Setup of v10:
Design top_level, start of the top module:
module top_level(f1,f2,p,in_1,in_2,out,clk,clk2);
input [7:0]in_1, in_2;
input clk;
input clk2;
input [15:0]p;   
input [15:0]f1,f2;  
output [15:0]out;
wire [15:0]a,b;
wire [15:0]r1,r2,r3,r4,r5;
convert inst_1(.float(a), .int8(in_1), .clk(clk));  
convert inst_2(.float(b), .int8(in_2), .clk(clk));
mult inst_3(.B(f1), .C(r1), .A(a), .clk(clk));   
mult inst_4(.B(f2), .C(r2), .A(b), .clk(clk));
main_adder inst_5 (.AA(r1), .BB(r2),.clk(clk), .R_add(r3)); 
mux inst_6(.in1(r4), .in2(p), .sel(clk2), .out(r5));  
main_adder inst_7 (.AA(r3), .BB(r5),.clk(clk), .R_add(r4));  
assign out=r4;
endmodule
clock: 7.17 ns
lec_check: 0
abc_area: 1
cap_margin: 20
core_margin: 2
core_utilization: 72
cts_cluster_diameter: 199
cts_cluster_size: 14
place_density: 0.42
setup_slack_margin: -0.22
slew_margin: 40
run.sh (not shown) runs the stock make flow with config.mk's settings and CLKGATE_MAP_FILE=.
v10 got as far as global routing (5_1_grt), where a tool error ended the run.
Edits applied to the flow inputs when going from v10 to v48:
--- a/flow/config.mk
+++ b/flow/config.mk
@@ -9 +9 @@
-export CAP_MARGIN = 20
+export CAP_MARGIN = 40
@@ -12 +12 @@
-export CTS_CLUSTER_DIAMETER = 199
+export CTS_CLUSTER_DIAMETER = 86
@@ -14 +14 @@
-export PLACE_DENSITY = 0.42
+export PLACE_DENSITY_LB_ADDON = 0.15
### Flow results
- FAIL for each of v10 and v48
- global routing (5_1_grt): v48 exited with error
- v10 did not run to completion, as it errored out during global routing (5_1_grt).
- Compared with v10, v48 shows global placer's final weighted congestion higher by 0.021.
- ~same floorplan net count in v10 and v48
- Comparing v48 against v10, there is no change at all in cts-stage hold buffer count.
- On die width, v10 and v48 are neck and neck.
- Placement-stage worst setup slack: v10 and v48 compared, higher one is v10
- Summary of the comparison: post-CTS setup repair buffer count is lower in v48, relative to v10.
For v18, these inputs were changed with respect to v48:
--- a/flow/config.mk
+++ b/flow/config.mk
@@ -9 +9 @@
-export CAP_MARGIN = 40
+export CAP_MARGIN = 20
@@ -12,5 +12,4 @@
-export CTS_CLUSTER_DIAMETER = 86
-export CTS_CLUSTER_SIZE = 14
-export PLACE_DENSITY_LB_ADDON = 0.15
-export SETUP_SLACK_MARGIN = -0.22
-export SLEW_MARGIN = 40
+export CTS_CLUSTER_DIAMETER = 225
+export CTS_CLUSTER_SIZE = 72
+export PLACE_DENSITY_LB_ADDON = 0.28
+export SLEW_MARGIN = 20
==> flow/constraint.sdc <==
create_clock -name core_clock -period 10.6 [get_ports {clk}]
set_input_delay 2.1200 -clock core_clock [delete_from_list [all_inputs] [get_ports {clk}]]
set_output_delay 2.1200 -clock core_clock [all_outputs]
set_load 0.01 [all_outputs]
Results
Ran to the end and failed final checks on setup timing: v18.
From v48 to v18, count of state elements after synthesis did not move at all.
Between v48 and v18, the total core area does not differ in any meaningful way.
Compared to v48, v18 has post-placement cell area about 4.6% lower.
In v18 the half-perimeter wire length after detailed placement turned out about 13% lower than in v48.
Re maximum level of the CTS H-tree: no difference whatsoever between v48 and v18.
Higher post-placement cell count goes to v48 over v18.
Taking v18 as 1.0, v48 lands at 2.2 on count of instances resized after the clock tree is built.
[compare] base=v48 new=v18: post-CTS setup buffer count dropped 16, chip width roughly the same, worst slack after detailed placement increased by 2070 ps relative to the old numbers.
v48 -> v18: synthesized cell count delta 0, exact match

* * *

The RTL this note starts from:
==> flow/design.v <==
module top_level(f1,f2,p,in_1,in_2,out,clk,clk2);
input [7:0]in_1, in_2;
input clk;
input clk2;
input [15:0]p;   
input [15:0]f1,f2;  
output [15:0]out;
wire [15:0]a,b;
wire [15:0]r1,r2,r3,r4,r5;
convert inst_1(.float(a), .int8(in_1), .clk(clk));  
convert inst_2(.float(b), .int8(in_2), .clk(clk));
mult inst_3(.B(f1), .C(r1), .A(a), .clk(clk));   
mult inst_4(.B(f2), .C(r2), .A(b), .clk(clk));
main_adder inst_5 (.AA(r1), .BB(r2),.clk(clk), .R_add(r3)); 
mux inst_6(.in1(r4), .in2(p), .sel(clk2), .out(r5));  
main_adder inst_7 (.AA(r3), .BB(r5),.clk(clk), .R_add(r4));  
assign out=r4;
endmodule
module convert( float, int8,clk);
input clk;
output [15:0] float;
input [7:0] int8;
reg [4:0] exp;
reg [9:0] mantissa;
integer i;
always @(negedge clk)
begin
if(int8 != 8'b0) 
begin
for(i = 0; i < 8; i = i + 1)
    if(int8[i]) 
      exp = i;
      if(exp < 10)
      mantissa = int8 << (10 - exp);
      else
      mantissa = int8;
      exp = exp + 15;
 end
else begin
 mantissa=0;
exp=0;
    end
end
assign float = {1'b0, exp, mantissa};
endmodule
module mult(B,C, A, clk);
input  [15:0]A;
input clk;
input [15:0]B;
output reg    [15:0]C;
wire          [5:0]e;   
wire           [21:0]m;  
wire            [10:0]A_m;     
wire            [10:0]B_m;     
reg           [4:0]C_e;  
wire            C_sign;  
reg           [9:0]C_m;  
assign C_sign=(A[15]^B[15]); 
assign e[5:0]=(A[14:10]+B[14:10]-4'b1111); 
assign A_m[10:0]={1'b1, A[9:0]};
assign B_m[10:0]={1'b1, B[9:0]};
assign m[21:0]=(A_m[10:0])*(B_m[10:0]);   
always@(posedge clk)
begin
if (A==0)   
  begin
  C<=16'b0;
  end
else begin
    if (m[21]==1'b1) 
    begin
    C_m=m[20:11];
    C_e=e[4:0]+m[21];
    C<={C_sign,C_e[4:0],C_m[9:0]};
    end 
    else begin
    C_m=m[19:10];
    C_e=e[4:0]+m[21];
    C<={C_sign,C_e[4:0],C_m[9:0]};
    end
end
end
endmodule
module main_adder (AA, BB,clk, R_add);
input [15:0] AA, BB; 
input clk;             
output  [15:0] R_add;                
wire [14:0]temp_Sum_M_C; 
wire [13:0]temp_Sub_M_C, temp_lza_count_reg;
wire [15:0]temp_L, temp_S;
compare_adder inst_1  (.C_L(temp_L), .C_S(temp_S), .A(AA), .B(BB),.clk(clk));  
shift_adder inst_2    ( temp_sign, temp_Sum_M_C, temp_Sub_M_C, temp_lza_count_reg, temp_L, temp_S,clk);
adder inst_3          (R_add, temp_L, temp_S, temp_sign, temp_Sum_M_C, temp_Sub_M_C, temp_lza_count_reg,clk );
endmodule
module compare_adder (C_L, C_S, A, B,clk);
input [15:0] A, B;
input clk;
output reg[15:0] C_L, C_S;
always@ (posedge clk)
if (A[14:0]>=B[14:0])
 begin
C_L<=A[15:0]; C_S<=B[15:0];
 end
 else begin
C_L<=B[15:0]; C_S<=A[15:0];
 end
endmodule
module shift_adder ( sign, Sum_M_C, Sub_M_C, lza_count_reg,L, S,clk);
input [15:0] L, S;  
input clk;             
output reg sign;                       
reg [13:0] M_C_L, M_C_S;        
reg [13:0]M_C_Lnew, M_C_Snew;   
output  reg[14:0] Sum_M_C;             
output  reg[13:0] Sub_M_C;            
reg [13:0] Sub_M_CS;                     
output reg [13:0] lza_count_reg;                
reg [4:0] count; 
always@ (*)
begin
M_C_L[13:0]={1'b1, L[9:0], 3'b000};                      
M_C_S[13:0]={1'b1, S[9:0], 3'b000};
sign=L[15];                                              
M_C_Snew[13:0]=M_C_S[13:0]>>(L[14:10]-S[14:10]);         
M_C_Lnew[13:0]=M_C_L[13:0];                              
Sum_M_C[14:0]=M_C_Lnew[13:0]+ M_C_Snew[13:0];            
Sub_M_C[13:0]=M_C_Lnew[13:0]- M_C_Snew[13:0];            
begin 
lza_count_reg=14;                                            
for( count=0; count<14; count=count+1 ) 
if( Sub_M_C[ count ] ) 
lza_count_reg=13-count; 
end 
end
endmodule
module adder(R_add, L, S, sign, Sum_M_C, Sub_M_C,lza_count_reg,clk );
input clk;
input [15:0] L, S;               
input sign;                       
input [14:0] Sum_M_C;             
input [13:0] Sub_M_C;            
reg [13:0] Sub_M_CS;                     
input [13:0] lza_count_reg;                
output reg [15:0] R_add;                
always @(posedge clk)
begin
if (L==0 &  S==0)
  begin
  R_add<=16'b0;
  end
  else begin
if (L[15]^S[15]==0)            
 begin
R_add[15]<=sign;                      
R_add[14:10]<=L[14:10]+Sum_M_C[14];   
 if (Sum_M_C[14]==1)
 begin
 R_add[9:0]<=Sum_M_C[13:4];
 end 
 else begin
 R_add[9:0]<=Sum_M_C[12:3];             
 end
 end 
 else begin                         
R_add[15]<=sign;
R_add[14:10]<=L[14:10]-lza_count_reg;
Sub_M_CS[13:0]=(Sub_M_C[13:0]<<lza_count_reg);
R_add[9:0]<=Sub_M_CS[12:3];          
end
end
end
endmodule
module mux(in1, in2, sel, out);  
input [15:0]in1,in2;
input sel;
output reg [15:0]out;
 always @ (*)  
 begin : MUX        
   if (sel == 1'b0) begin
      out = in1;
   end else begin
       out = in2 ;
   end
end
endmodule  
clock: 11.4 ns
lec_check: 0
abc_area: 1
cap_margin: 20
core_aspect_ratio: 0.88
core_margin: 2
core_utilization: 72
cts_cluster_diameter: 96
cts_cluster_size: 36
max_routing_layer: met5
min_routing_layer: met1
place_density: 0.67
slew_margin: 20
The starting point produced a layout that fails on setup timing.
Edit:
Settings changed: ABC_AREA 1 to unset, CORE_ASPECT_RATIO 0.88 to unset, CORE_UTILIZATION 72 to 16, CTS_CLUSTER_DIAMETER 96 to unset, CTS_CLUSTER_SIZE 36 to unset, MAX_ROUTING_LAYER met5 to unset, MIN_ROUTING_LAYER met1 to unset, PLACE_DENSITY 0.67 to unset.
Clock period 11.4 ns to 13.3 ns, I/O delays scaled along.
After rerunning: The changed run went through all stages and came out clean. Core utilization went down by 64 points. Worst setup slack improves by 1.1 ns. Clock-buffer cell count went down by 1. Synthesized area went up by 4.8%.
Edit:
Settings changed: CORE_UTILIZATION 16 to 72, PLACE_DENSITY set to 0.66.
Clock period 13.3 ns to 10.2 ns, I/O delays scaled along.
After rerunning: The changed run failed in 5_1_grt. Die size falls by 77%. Area after synthesis does not change. Synthesized cell count does not change.
Edit:
Settings changed: ABC_AREA set to 1, PLACE_DENSITY 0.66 to unset, PLACE_DENSITY_LB_ADDON set to 0.28.
Clock period 10.2 ns to 10.6 ns, I/O delays scaled along.
The changed run completed and failed the layout checks on setup timing.
Area after synthesis decreases by 4.6%.
Synthesized cell count increases by 12%.
Die size decreases by 4.5%.
Edit:
Settings changed: ABC_AREA 1 to unset, CORE_UTILIZATION 72 to 24, PLACE_DENSITY_LB_ADDON 0.28 to unset.
Clock period 10.6 ns to 18.2 ns, I/O delays scaled along.
What happened: Now the flow ran to the end with no violations. Final area is higher by 2.8%. Die area increases to 3.1 times its value. Worst hold slack gains 0.057 ns. Global-route usage is lower by 27 points. Non-clock buffer count is lower by 88. Critical path depth is unchanged. Via count fell by 15%. Cell count rises by 12%. Core utilization decreases by 57 points. Sequential cell count is unchanged. Synthesized area rose by 4.8%.
Edit:
Settings changed: CORE_UTILIZATION 24 to 40.
Clock period 18.2 ns to 13.5 ns, I/O delays scaled along.
What happened:
- The new run finished with timing, DRC and antenna clean
- critical path depth stays the same
- worst setup slack got worse by 1.2 ns
- worst hold slack got worse by 0.0062 ns
- flip-flop count stays the same
- non-clock buffer count went up by 40
- wire length went up by a few percent
- utilization went up by 18 points
- synthesized area does not change
